== run A ==
==> flow/design.v <==
module TM_ALU (
    input  wire        clk,
    input  wire        reset,
    input  wire [7:0]  AvgTxLen,
    input  wire [7:0]  InstExed,
    input  wire [7:0]  CurTxLen,
    output wire [7:0]  AvgTxLen_new,
    output wire [7:0]  InstExed_new
);
    reg [15:0] mac_result;  
    reg [7:0]  inc_result;
    reg [15:0] mac_reg;     
    reg [7:0]  inc_reg;      
    reg [7:0]  AvgTxLen_reg;  
    always @(posedge clk) begin
        if (reset) begin
            mac_reg      <= 0;
            inc_reg      <= 0;
            AvgTxLen_reg <= 0;
        end else begin
            mac_result     <= AvgTxLen * InstExed;
            mac_reg      <= mac_result + CurTxLen;
            inc_result     <= InstExed + 1;
            inc_reg      <= inc_result;
            AvgTxLen_reg <= AvgTxLen;  
        end
    end
    reg [7:0] AvgTxLen_new_reg;
    always @(posedge clk) begin
        if (reset) begin
            AvgTxLen_new_reg <= 0;
        end else begin
            if (inc_reg == 0) begin  
                AvgTxLen_new_reg <= 0;
            end else begin
                AvgTxLen_new_reg <= mac_reg / inc_reg;
            end
        end
    end
    assign AvgTxLen_new  = AvgTxLen_new_reg;
    assign InstExed_new = (reset) ? 8'b0 : AvgTxLen_reg;  
endmodule
make LEC_CHECK=0 CAP_MARGIN=20 CORE_MARGIN=2 CORE_UTILIZATION=31 GPL_TIMING_DRIVEN=0 MAX_ROUTING_LAYER=met4 SETUP_SLACK_MARGIN=1.07 SLEW_MARGIN=20 TNS_END_PERCENT=75 finish   # period 51.9 ns
run.sh (not shown) runs the stock make flow with config.mk's settings and CLKGATE_MAP_FILE=.
What run B does differently from run A at the input level:
Settings: TNS_END_PERCENT removed (was 75); SETUP_SLACK_MARGIN changed from 1.07 to -1.87; GPL_TIMING_DRIVEN removed (was 0); CORE_UTILIZATION changed from 31 to 66; MAX_ROUTING_LAYER removed (was met4); the clock period (ns, I/O delays scaled along) changed from 51.9 to 24.3.
[summary]
Run B did not finish; a tool error ended it in global routing. [run B vs run A] floorplan row count: lower in run B. The pre-placement core utilization in run B sits 36 points above the value recorded for run A. Going from run A to run B, die size fell 17000 sq um; worst slack after detailed placement -19.40 ns; post-CTS setup buffer count grew by 57. Looking at last weighted congestion value of the routability-driven placer, run B sits above run A. The total half-perimeter wirelength after legalization and detailed placement in run B was higher than what run A gave. Run B ended with more count of buffers inserted at the top-level ports than run A. Comparing run B and run A, the lower instance area after placement is on run A.
Modified inputs, run C compared to run B
Settings: swapping 66 for 72 in CORE_UTILIZATION; putting CTS_CLUSTER_SIZE at 75 where nothing was set; swapping -1.87 for 3.74 in SETUP_SLACK_MARGIN; putting ABC_AREA at 1 where nothing was set; swapping 24.3 for 14.3 in the clock period (ns, I/O delays scaled along).
==> results <==
Run C never completed; the flow aborted with a tool error in clock tree synthesis. From run C to run B, count of pins on the block boundary did not move at all. Run C vs run B, placed cell area went up by 0.97%. Going from run B to run C, the fraction of the mapped netlist area in compound gates was found to have gone down by 9.8 points.
Here is what was changed in the inputs of run D compared with run C.
Settings: ABC_AREA no longer set, was 1; CTS_CLUSTER_SIZE no longer set, was 75; SETUP_SLACK_MARGIN no longer set, was 3.74; CORE_UTILIZATION now 58, was 72; the clock period (ns, I/O delays scaled along) now 16.2, was 14.3.
Findings:
Run D against run C: HPWL after detailed placement shrank by about 18%, fraction of the mapped netlist area in compound gates grew by 9.8 points, initial standard-cell utilization of the core shrank by 16 points, synthesized area shrank by 270 sq um. The flow ended early for run D: it failed with a tool error in global routing. Delta(simple-gate share of the synthesized area, run D - run C) < 0. Diff run C and run D: die size lower in run C. Mux cell area share after synthesis: run D vs run C up 4.6 points.
### run D -> run E
Settings: an added PLACE_DENSITY of 0.82; an added ABC_AREA of 1; a change of CORE_UTILIZATION from 58 to 72; a change of the clock period (ns, I/O delays scaled along) from 16.2 to 14.3.
[summary]
- Re yosys stat cell total: run E is about 26% up on run D.
- Lower worst setup slack before clock tree synthesis goes to run E over run D.
- NOTE: simple logic cell fraction of the synthesized area in run E exceeds that of run D
- For run E, the flow was terminated by a tool error in clock tree synthesis and produced no final design.
- [run E vs run D] global placement routability congestion: higher in run E
- Taking run D as the reference, in run E average instance area after synthesis fell by about 19%, synthesized netlist net count rose by about 22%, pre-placement core utilization rose by 16 points, multiplexer area fraction after synthesis fell by 4.6 points.
- Delta (run E minus run D): half-perimeter wire length after detailed placement increased about 27%; Yosys chip area +about 2.8%; summed instance area of the synthesized netlist higher.
[inputs] run F vs run E
Settings: CORE_UTILIZATION now 58, was 72; PLACE_DENSITY no longer set, was 0.82; the clock period (ns, I/O delays scaled along) now 24.7, was 14.3.
Notes after the runs:
Across run E and run F, a clean result was obtained everywhere but in run E.
[compare] base=run E new=run F: vertical die dimension up 11%, number of cells in the design after placement down 184, floorplan die area up about 23%.
Run E → run F: placer congestion estimate grew by 0.37%, core outline area climbed 25%, total number of placement rows has increased.

* * *

Setup of trial 29:
RTL: the design.v shown in full above, as it stands there.
make LEC_CHECK=0 CAP_MARGIN=20 CORE_MARGIN=2 CORE_UTILIZATION=72 CTS_CLUSTER_DIAMETER=354 CTS_CLUSTER_SIZE=22 HOLD_SLACK_MARGIN=0.29 SETUP_SLACK_MARGIN=-1.24 SLEW_MARGIN=20 finish   # period 16.3 ns
For trial 29, the flow was terminated by a tool error in 4_1_cts and produced no final design.
The following lists how build 97 was set up differently from trial 29:
Settings: CTS_CLUSTER_SIZE removed (was 22); CORE_UTILIZATION changed from 72 to 40; CTS_CLUSTER_DIAMETER removed (was 354); HOLD_SLACK_MARGIN removed (was 0.29); SETUP_SLACK_MARGIN removed (was -1.24); the clock period (ns, I/O delays scaled along) changed from 16.3 to 29.0.
Notes after the runs:
Build 97 completed end to end with timing, DRC and antenna clean. Diff trial 29 -> build 97: number of library cell types mapped by synthesis has remained practically unchanged, estimated wirelength of the detail-placed design has decreased, mean post-synth cell area has remained practically unchanged, vertical extent of the die has increased, core area has increased. Post-synth tally of flip-flops with integrated enable delta (build 97 -> trial 29): insignificant. Looking at die area across build 97 and trial 29, the one that comes out lower is trial 29. The lower number of cells after detailed placement of build 97 and trial 29 is in build 97.
